==> inputs of run P <==
==> flow/design.v <==
`timescale 1ns/1ps
module solution (
    input clk,
    input rst,
    input row_valid,
    input [281:0] row_data,
    output reg [63:0] splitters_hit,
    output reg done
);
    localparam WIDTH = 141;
    localparam HEIGHT = 142;
    localparam ROW_BITS = 282;
    reg [31:0] y;
    reg [WIDTH-1:0] active_mask;
    reg [ROW_BITS-1:0] current_row_data;
    wire [WIDTH-1:0] next_active;
    wire [15:0]      row_hit_count;  
    genvar i;
    wire [WIDTH-1:0] effective_active;
    wire [WIDTH-1:0] is_split;
    wire [WIDTH-1:0] beam_throwing_left;  
    wire [WIDTH-1:0] beam_throwing_right;  
    wire [WIDTH-1:0] beam_passing_down;    
    generate
        for (i=0; i<WIDTH; i=i+1) begin : cells
            wire [1:0] code = current_row_data[2*i+1 : 2*i];
            assign is_split[i] = (code == 2'd1);
            wire is_source = (code == 2'd2);
            assign effective_active[i] = active_mask[i] | is_source;
            assign beam_throwing_left[i]  = effective_active[i] & is_split[i];
            assign beam_throwing_right[i] = effective_active[i] & is_split[i];
            assign beam_passing_down[i]   = effective_active[i] & (~is_split[i]);
        end
    endgenerate
    generate
        for (i=0; i<WIDTH; i=i+1) begin : routing
            wire from_left;
            wire from_right;
            wire from_up;
            if (i == 0) assign from_left = 0;
            else assign from_left = beam_throwing_right[i-1];  
            if (i == WIDTH-1) assign from_right = 0;
            else assign from_right = beam_throwing_left[i+1];  
            assign from_up = beam_passing_down[i];
            assign next_active[i] = from_left | from_right | from_up;
        end
    endgenerate
    reg [15:0] pop_count;
    integer k;
    always @(*) begin
        pop_count = 0;
        for (k=0; k<WIDTH; k=k+1) begin
            if (effective_active[k] && is_split[k]) begin
                pop_count = pop_count + 1;
            end
        end
    end
    always @(posedge clk) begin
        if (rst) begin
            y <= 0;
            active_mask <= 0;
            splitters_hit <= 0;
            done <= 0;
        end else begin
            if (!done && row_valid) begin
                splitters_hit <= splitters_hit + pop_count;
                active_mask <= next_active;
                if (y == HEIGHT - 1) begin
                    done <= 1;
                end else begin
                    y <= y + 1;
                end
            end
        end
    end
    always @(*) begin
        current_row_data = row_data;
    end
endmodule
==> flow/run.sh <==
#!/bin/bash
# the make line also repeats each setting of config.mk as NAME=value (left out here)
make -C /OpenROAD-flow-scripts/flow DESIGN_CONFIG=/design/flow/config.mk WORK_HOME=/design/flow/orfs CLKGATE_MAP_FILE= finish
==> flow/config.mk <==
export PLATFORM = sky130hd
export DESIGN_NAME = solution
export DESIGN_NICKNAME = solution
export VERILOG_FILES = /design/flow/design.v
export SDC_FILE = /design/flow/constraint.sdc
export NUM_CORES = 4
export LEC_CHECK = 0
export ABC_AREA = 1
export CAP_MARGIN = 20
export CORE_ASPECT_RATIO = 1.1
export CORE_MARGIN = 2
export CORE_UTILIZATION = 71
export CTS_CLUSTER_DIAMETER = 78
export CTS_CLUSTER_SIZE = 74
export HOLD_SLACK_MARGIN = 0.22
export MIN_ROUTING_LAYER = met2
export PLACE_DENSITY = 0.8
export SLEW_MARGIN = 20
export TNS_END_PERCENT = 70
==> flow/constraint.sdc <==
create_clock -name core_clock -period 95.0 [get_ports {clk}]
set_input_delay 19.0000 -clock core_clock [delete_from_list [all_inputs] [get_ports {clk}]]
set_output_delay 19.0000 -clock core_clock [all_outputs]
set_load 0.01 [all_outputs]
==> run R: changes against run P <==
CORE_ASPECT_RATIO = not set   (was 1.1)
CORE_UTILIZATION = 58   (was 71)
CTS_CLUSTER_DIAMETER = 247   (was 78)
CTS_CLUSTER_SIZE = not set   (was 74)
HOLD_SLACK_MARGIN = not set   (was 0.22)
MIN_ROUTING_LAYER = not set   (was met2)
PLACE_DENSITY = not set   (was 0.8)
TNS_END_PERCENT = 5   (was 70)
==> flow/constraint.sdc (replaced) <==
create_clock -name core_clock -period 66.9 [get_ports {clk}]
set_input_delay 13.3800 -clock core_clock [delete_from_list [all_inputs] [get_ports {clk}]]
set_output_delay 13.3800 -clock core_clock [all_outputs]
set_load 0.01 [all_outputs]
==> results <==
metric	run P	run R
Count of H-tree levels built during CTS	1	2
Placed cell area	64,700 um^2	71,100 um^2
DIE HEIGHT	301 um	317 um
Post-place setup slack	-4.84 ns	-23.79 ns
Number of buffers created by CTS	26	36
Final estimated routing congestion in global placement	0.973	0.904
Hpwl dp	126,000 um	125,000 um
Initial standard-cell utilization of the core	71.8%	58.6%
Horizontal extent of the die	274 um	317 um
Post-Place Cells	12,400	13,300
Placement row count	108	114
Outcome	aborted with a tool error	complete, but fails checks
Stage where the flow stopped	5_1_grt	-
Reasons for failing layout checks	-	negative setup slack
Die ar.	82,200 um^2	100,000 um^2
Post-CTS setup buffer count	36	63


==> 09-13 <==
Starts from the design.v that is shown in full above.
Settings: LEC_CHECK=0, ABC_AREA=1, CAP_MARGIN=20, CORE_MARGIN=2, CORE_UTILIZATION=70, PLACE_DENSITY=0.66, SETUP_SLACK_MARGIN=3.12, SLEW_MARGIN=20, TNS_END_PERCENT=5; clock period 85.8 ns.
run.sh (not shown) runs the stock make flow with config.mk's settings and CLKGATE_MAP_FILE=.
==> 05-11 (differences from 09-13) <==
Settings changed: CORE_UTILIZATION 70 to 58, PLACE_DENSITY 0.66 to unset, SETUP_SLACK_MARGIN 3.12 to unset.
==> flow/constraint.sdc (replaced) <==
create_clock -name core_clock -period 53.8 [get_ports {clk}]
set_input_delay 10.7600 -clock core_clock [delete_from_list [all_inputs] [get_ports {clk}]]
set_output_delay 10.7600 -clock core_clock [all_outputs]
set_load 0.01 [all_outputs]
==> 08-08 (differences from 09-13) <==
Settings changed: ABC_AREA 1 to unset, CORE_UTILIZATION 70 to 40, PLACE_DENSITY 0.66 to unset, SETUP_SLACK_MARGIN 3.12 to unset, TNS_END_PERCENT 5 to unset.
==> flow/constraint.sdc (replaced) <==
create_clock -name core_clock -period 96.9 [get_ports {clk}]
set_input_delay 19.3800 -clock core_clock [delete_from_list [all_inputs] [get_ports {clk}]]
set_output_delay 19.3800 -clock core_clock [all_outputs]
set_load 0.01 [all_outputs]
==> results.txt <==
fresh numbers from the pnr run: number of buffers created by CTS 36, Cell Count Post-Placement 13721, min setup slack post-route -30.89 ns, clock share of power between 10% and 20%, layout checks that failed negative setup slack, Worst slew margin a little under a third, Post-Route Skew about 0.016 ns, final setup violation count roughly 63, routed length on met1 67.81 mm, iteration tally of the first detailed-router pass 6, run status failed layout checks
# the run above: 05-11

==> results.txt <==
fresh numbers from the pnr run: final setup violation count around 63, number of buffers created by CTS 35, data required time at the worst endpoint approximately 86 ns, min setup slack post-route -8.519 ns, ClkCell Share 1.661%, routed length on met1 slightly below 70 mm, Die Span Y 288.8 um, run status failed layout checks, signal arrival time at the worst endpoint between 90 and 100 ns, cell group occupying the most layout area combinational gates, Post-Route Skew 0.04398 ns, floorplan row count 104, iteration tally of the first detailed-router pass 14, storage element area between 4000 and 5000 um2, Plain + repair buffers 909, synth cell count leaders 2604 x sky130_fd_sc_hd__nand2_1, 2096 x sky130_fd_sc_hd__inv_1, 1275 x sky130_fd_sc_hd__nor2_1, reg2reg end splitters_hit[61]$_SDFFE_PP0P_, clock share of power 11.4%, Cell Count Post-Placement 12497, layout checks that failed negative setup slack
# the run above: 09-13

==> results.txt <==
fresh numbers from the pnr run: xor and xnor area share after synthesis a little under a third, min setup slack post-route a little under 4 ns, Std-Cell Core Area 143800 um2, final setup violation count 0, chip area in the Yosys report between 50000 and 60000 um2, met2 routed WL between 80 and 90 mm, adder and majority cell fraction of the synthesized area around 3.7%, Cell Count Post-Placement 10560, clock share of power between 10% and 20%, global-route usage over all layers 22.74%, net count after synthesis between 8000 and 9000, run status complete, no violations, termination of the worst setup path splitters_hit[63]$_SDFFE_PP0P_, iteration tally of the first detailed-router pass 6, worst IR drop on VDD ~0.019 mV, combined buffer and inverter count along the critical path 37, number of buffers created by CTS 35, routed length on met1 83.36 mm
# the run above: 08-08

Power figures rest on the tool's default switching activity, not on a simulated workload.
